==> flow/design.v <==
module half_addr(
    input a,
    input b,
    output sum,
    output carry  
);
assign sum = a ^ b;
assign carry = a & b;
endmodule
module full_addr(
    input a,
    input b,
    input cin,  
    output sum,
    output carry  
);
assign sum = a ^ b ^ cin;
assign carry = (a & b) | (cin & (a ^ b));
endmodule
module i4_addr(
    input  [3:0] a,           
    input  [3:0] b,           
    input        cin,         
    input        valid_in,    
    output [3:0] sum,         
    output       group_g,     
    output       group_p,     
    output       ready_out    
);
wire [3:0] g, p;
assign g = a & b;           
assign p = a | b;           
wire c1, c2, c3;
assign c1 = g[0] | (p[0] & cin);
assign c2 = g[1] | (p[1] & g[0]) | (p[1] & p[0] & cin);
assign c3 = g[2] | (p[2] & g[1]) | (p[2] & p[1] & g[0]) | (p[2] & p[1] & p[0] & cin);
assign group_g = g[3] | (p[3] & g[2]) | (p[3] & p[2] & g[1]) | (p[3] & p[2] & p[1] & g[0]);
assign group_p = p[3] & p[2] & p[1] & p[0];
assign sum[0] = a[0] ^ b[0] ^ cin;
assign sum[1] = a[1] ^ b[1] ^ c1;
assign sum[2] = a[2] ^ b[2] ^ c2;
assign sum[3] = a[3] ^ b[3] ^ c3;
reg ready_out_reg;
always @(*) begin
    if (valid_in) begin
        ready_out_reg = 1'b1;
    end else begin
        ready_out_reg = 1'b0;
    end
end
assign ready_out = ready_out_reg;
endmodule
module i8_addr(
    input  [7:0] a,           
    input  [7:0] b,           
    input        cin,         
    input        valid_in,    
    output [7:0] sum,         
    output       group_g,     
    output       group_p,     
    output       ready_out    
);
wire [3:0] a_low  = a[3:0];
wire [3:0] a_high = a[7:4];
wire [3:0] b_low  = b[3:0];
wire [3:0] b_high = b[7:4];
wire c4;                
wire g_low, p_low;      
wire g_high, p_high;    
wire ready_low, ready_high;
i4_addr cla_low(
    .a(a_low), .b(b_low), .cin(cin), .valid_in(valid_in),
    .sum(sum[3:0]), .group_g(g_low), .group_p(p_low), .ready_out(ready_low)
);
i4_addr cla_high(
    .a(a_high), .b(b_high), .cin(c4), .valid_in(valid_in),
    .sum(sum[7:4]), .group_g(g_high), .group_p(p_high), .ready_out(ready_high)
);
assign c4 = g_low | (p_low & cin);
assign group_g = g_high | (p_high & g_low);
assign group_p = p_high & p_low;
assign ready_out = ready_low & ready_high;
endmodule
module i16_add(
    input  [15:0] a,          
    input  [15:0] b,          
    input        valid_in,    
    output [15:0] sum,        
    output       carry_out,   
    output       ready_out    
);
wire [7:0] a_low  = a[7:0];   
wire [7:0] a_high = a[15:8];  
wire [7:0] b_low  = b[7:0];
wire [7:0] b_high = b[15:8];
wire c0, c8;                
wire g_low, p_low;          
wire g_high, p_high;        
wire ready_low, ready_high; 
assign c0 = 1'b0;           
i8_addr cla_low_8bit(
    .a(a_low), .b(b_low), .cin(c0), .valid_in(valid_in),
    .sum(sum[7:0]), .group_g(g_low), .group_p(p_low), .ready_out(ready_low)
);
i8_addr cla_high_8bit(
    .a(a_high), .b(b_high), .cin(c8), .valid_in(valid_in),
    .sum(sum[15:8]), .group_g(g_high), .group_p(p_high), .ready_out(ready_high)
);
assign c8 = g_low | (p_low & c0);                   
assign carry_out = g_high | (p_high & g_low) | (p_high & p_low & c0);  
assign ready_out = ready_low & ready_high;
endmodule
module i16_sub(
    input  [15:0] a,          
    input  [15:0] b,          
    input        valid_in,    
    output [15:0] diff,       
    output       borrow_out,  
    output       ready_out    
);
wire [15:0] b_neg = ~b;  
wire [7:0] a_low  = a[7:0];
wire [7:0] a_high = a[15:8];
wire [7:0] b_low  = b_neg[7:0];
wire [7:0] b_high = b_neg[15:8];
wire c0, c8;               
wire g_low, p_low;         
wire g_high, p_high;       
wire ready_low, ready_high;
wire carry_result;
assign c0 = 1'b1;           
i8_addr cla_low_8bit(
    .a(a_low), .b(b_low), .cin(c0), .valid_in(valid_in),
    .sum(diff[7:0]), .group_g(g_low), .group_p(p_low), .ready_out(ready_low)
);
i8_addr cla_high_8bit(
    .a(a_high), .b(b_high), .cin(c8), .valid_in(valid_in),
    .sum(diff[15:8]), .group_g(g_high), .group_p(p_high), .ready_out(ready_high)
);
assign c8 = g_low | (p_low & c0);
assign carry_result = g_high | (p_high & g_low) | (p_high & p_low & c0);
assign borrow_out = ~carry_result;
assign ready_out = ready_low & ready_high;
endmodule
module i16_mul(
    input signed [15:0] a,    
    input signed [15:0] b,    
    input        valid_in,
    output signed [15:0] prod,  
    output       ready_out
);
wire sign_a = a[15];
wire sign_b = b[15];
wire sign_res = sign_a ^ sign_b;
wire [15:0] abs_a = sign_a ? (~a + 1'b1) : a;
wire [15:0] abs_b = sign_b ? (~b + 1'b1) : b;
reg [15:0] abs_prod;
integer i;
always @(*) begin
    abs_prod = 16'd0;
    for(i = 0; i < 16; i = i + 1) begin
        if(abs_b[i]) begin
            abs_prod = abs_prod + (abs_a << i);
        end
    end
end
assign prod = sign_res ? (~abs_prod + 1'b1) : abs_prod;
assign ready_out = valid_in;
endmodule
module i16_div(
    input signed [15:0] a,    
    input signed [15:0] b,    
    input        valid_in,
    output signed [15:0] quot,  
    output       ready_out
);
wire sign_a = a[15];
wire sign_b = b[15];
wire sign_res = sign_a ^ sign_b;
wire [15:0] abs_a = sign_a ? (~a + 1'b1) : a;
wire [15:0] abs_b = sign_b ? (~b + 1'b1) : b;
reg [15:0] abs_quot;
reg [31:0] temp_r;  
integer i;
always @(*) begin
    temp_r = 32'd0;
    if (abs_b == 0) begin
        abs_quot = 16'hFFFF;  
    end else begin
        abs_quot = 16'd0;
        temp_r = 32'd0;
        for(i = 15; i >= 0; i = i - 1) begin
            temp_r = temp_r << 1;
            temp_r[0] = abs_a[i];  
            if(temp_r >= {16'd0, abs_b}) begin
                temp_r = temp_r - {16'd0, abs_b};
                abs_quot[i] = 1'b1;
            end
        end
    end
end
assign quot = sign_res ? (~abs_quot + 1'b1) : abs_quot;
assign ready_out = valid_in;
endmodule
module calc(
    input clk,  
    input rst_n,  
    input [7:0] num,
    input [2:0] op,
    input start,
    output reg [15:0] result,
    output reg [15:0] display_val,  
    output [2:0] led_op,  
    output reg stop
);
reg [15:0] local_result;
reg local_stop;
localparam ADD = 3'd6;
localparam SUB = 3'd5;
localparam MUL = 3'd4;
localparam DIV = 3'd1;
localparam ENT = 3'd2;
localparam CLR = 3'd3;
reg [15:0] a, b;
reg [2:0] local_op;
assign led_op = local_op;  
wire [15:0] res_add, res_sub, res_mul, res_div;
i16_add u_add(.a(a), .b(b), .valid_in(1'b1), .sum(res_add), .carry_out(), .ready_out());
i16_sub u_sub(.a(a), .b(b), .valid_in(1'b1), .diff(res_sub), .borrow_out(), .ready_out());
i16_mul u_mul(.a(a), .b(b), .valid_in(1'b1), .prod(res_mul), .ready_out());
i16_div u_div(.a(a), .b(b), .valid_in(1'b1), .quot(res_div), .ready_out());
localparam S_INPUT_A = 2'b00;
localparam S_INPUT_B = 2'b01;
reg [2:0] state;
always @(posedge clk) begin
	if (~rst_n) begin
    	local_stop <= 0;
        a <= 0;
        b <= 0;
        local_result <= 0;
        display_val <= 0;
        local_op <= 0;
        state <= S_INPUT_A;
    end else begin
        if (~start&local_stop) begin
        local_stop <= 0;
        end else if (start&~local_stop) begin
            case (state)
            S_INPUT_A: begin
                if (op == CLR) begin
                    a <= 0; b <= 0; display_val <= 0; local_result <= 0; local_op <= 0;
                end else if (op == ADD || op == SUB || op == MUL || op == DIV) begin
                    local_op <= op;
                    b <= 0;
                    state <= S_INPUT_B;
                end else if (op == 0) begin
                    a <= a * 16'd10 + {8'd0, num};
                    display_val <= a * 16'd10 + {8'd0, num};
                end
            end
            S_INPUT_B: begin
                if (op == CLR) begin
                    a <= 0; b <= 0; display_val <= 0; local_result <= 0; local_op <= 0;
                    state <= S_INPUT_A;
                end else if (op == ENT) begin
                    case (local_op)
                    ADD: begin local_result <= res_add; display_val <= res_add; end
                    SUB: begin local_result <= res_sub; display_val <= res_sub; end
                    DIV: begin local_result <= res_div; display_val <= res_div; end
                    MUL: begin local_result <= res_mul; display_val <= res_mul; end
                    endcase
                    a <= 0;
                    local_op <= 0;  
                    state <= S_INPUT_A;
                end else if (op == 0) begin
                    b <= b * 16'd10 + {8'd0, num};
                    display_val <= b * 16'd10 + {8'd0, num};
                end
            end
            endcase
            local_stop <= 1;
        end
    end
end
always @(posedge clk) begin
    result <= local_result;
    stop <= local_stop;
end
endmodule
clock: 43.2 ns
lec_check: 0
cap_margin: 15
cell_pad_in_sites_global_placement: 1
core_margin: 2
core_utilization: 57
cts_cluster_diameter: 248
gpl_routability_driven: 1
gpl_timing_driven: 1
min_routing_layer: met1
place_density: 0.62
setup_slack_margin: 2.37
slew_margin: 40
tns_end_percent: 10
run.sh (not shown) runs the stock make flow with config.mk's settings and CLKGATE_MAP_FILE=.
The first run finished with setup timing left.
Rerun with:
==> flow/config.mk (replaced) <==
export PLATFORM = sky130hd
export DESIGN_NAME = calc
export DESIGN_NICKNAME = calc
export VERILOG_FILES = /design/flow/design.v
export SDC_FILE = /design/flow/constraint.sdc
export NUM_CORES = 4
export LEC_CHECK = 0
export CAP_MARGIN = 20
export CORE_MARGIN = 2
export CORE_UTILIZATION = 40
export PLACE_DENSITY = 0.6
export SLEW_MARGIN = 20
==> flow/constraint.sdc (replaced) <==
create_clock -name core_clock -period 52.6 [get_ports {clk}]
set_input_delay 10.5200 -clock core_clock [delete_from_list [all_inputs] [get_ports {clk}]]
set_output_delay 10.5200 -clock core_clock [all_outputs]
set_load 0.01 [all_outputs]
=> The changed run ran to the end with no violations; hold slack improves by 0.0034 ns; non-clock buffer count came out lower by 1220; via count drops by 17%; routed wire length falls by 12%; cell count shrinks by 13%; global-route usage came out lower by 15 points; register-to-register slack gains 8.7 ns; design area is lower by 19%.
Rerun with:
--- a/flow/config.mk
+++ b/flow/config.mk
@@ -8,5 +8,4 @@
 export CAP_MARGIN = 20
 export CORE_MARGIN = 2
-export CORE_UTILIZATION = 40
-export PLACE_DENSITY = 0.6
+export CORE_UTILIZATION = 59
 export SLEW_MARGIN = 20
==> flow/constraint.sdc (replaced) <==
create_clock -name core_clock -period 29.2 [get_ports {clk}]
set_input_delay 5.8400 -clock core_clock [delete_from_list [all_inputs] [get_ports {clk}]]
set_output_delay 5.8400 -clock core_clock [all_outputs]
set_load 0.01 [all_outputs]
Result:
- The changed run aborted during global routing (5_1_grt)
- synthesized area stays the same
- die size falls by 32%
- synthesized cell count stays the same
Rerun with:
--- a/flow/config.mk
+++ b/flow/config.mk
@@ -6,6 +6,9 @@
 export NUM_CORES = 4
 export LEC_CHECK = 0
+export ABC_AREA = 1
 export CAP_MARGIN = 20
 export CORE_MARGIN = 2
-export CORE_UTILIZATION = 59
+export CORE_UTILIZATION = 72
+export PLACE_DENSITY = 0.42
 export SLEW_MARGIN = 20
+export TNS_END_PERCENT = 15
==> flow/constraint.sdc (replaced) <==
create_clock -name core_clock -period 48.4 [get_ports {clk}]
set_input_delay 9.6800 -clock core_clock [delete_from_list [all_inputs] [get_ports {clk}]]
set_output_delay 9.6800 -clock core_clock [all_outputs]
set_load 0.01 [all_outputs]
This time the run ran to the end with no violations.
Die area came out lower by 15%.
Synthesized cell count came out higher by 20%.
Synthesized area came out higher by 3.5%.
Rerun with:
--- a/flow/config.mk
+++ b/flow/config.mk
@@ -6,9 +6,9 @@
 export NUM_CORES = 4
 export LEC_CHECK = 0
-export ABC_AREA = 1
 export CAP_MARGIN = 20
+export CORE_ASPECT_RATIO = 0.5
 export CORE_MARGIN = 2
-export CORE_UTILIZATION = 72
-export PLACE_DENSITY = 0.42
+export CORE_UTILIZATION = 70
+export PLACE_DENSITY = 0.6
 export SLEW_MARGIN = 20
 export TNS_END_PERCENT = 15
==> flow/constraint.sdc (replaced) <==
create_clock -name core_clock -period 55.0 [get_ports {clk}]
set_input_delay 11.0000 -clock core_clock [delete_from_list [all_inputs] [get_ports {clk}]]
set_output_delay 11.0000 -clock core_clock [all_outputs]
set_load 0.01 [all_outputs]
What happened:
- die area decreases by about 0.4%
- worst setup slack got worse by 1.6 ns
- sequential share of layout area decreases by 0.15 points
- maximum frequency decreases by about 16%
- cell count decreases by 13%
- final area increases by 3.2%
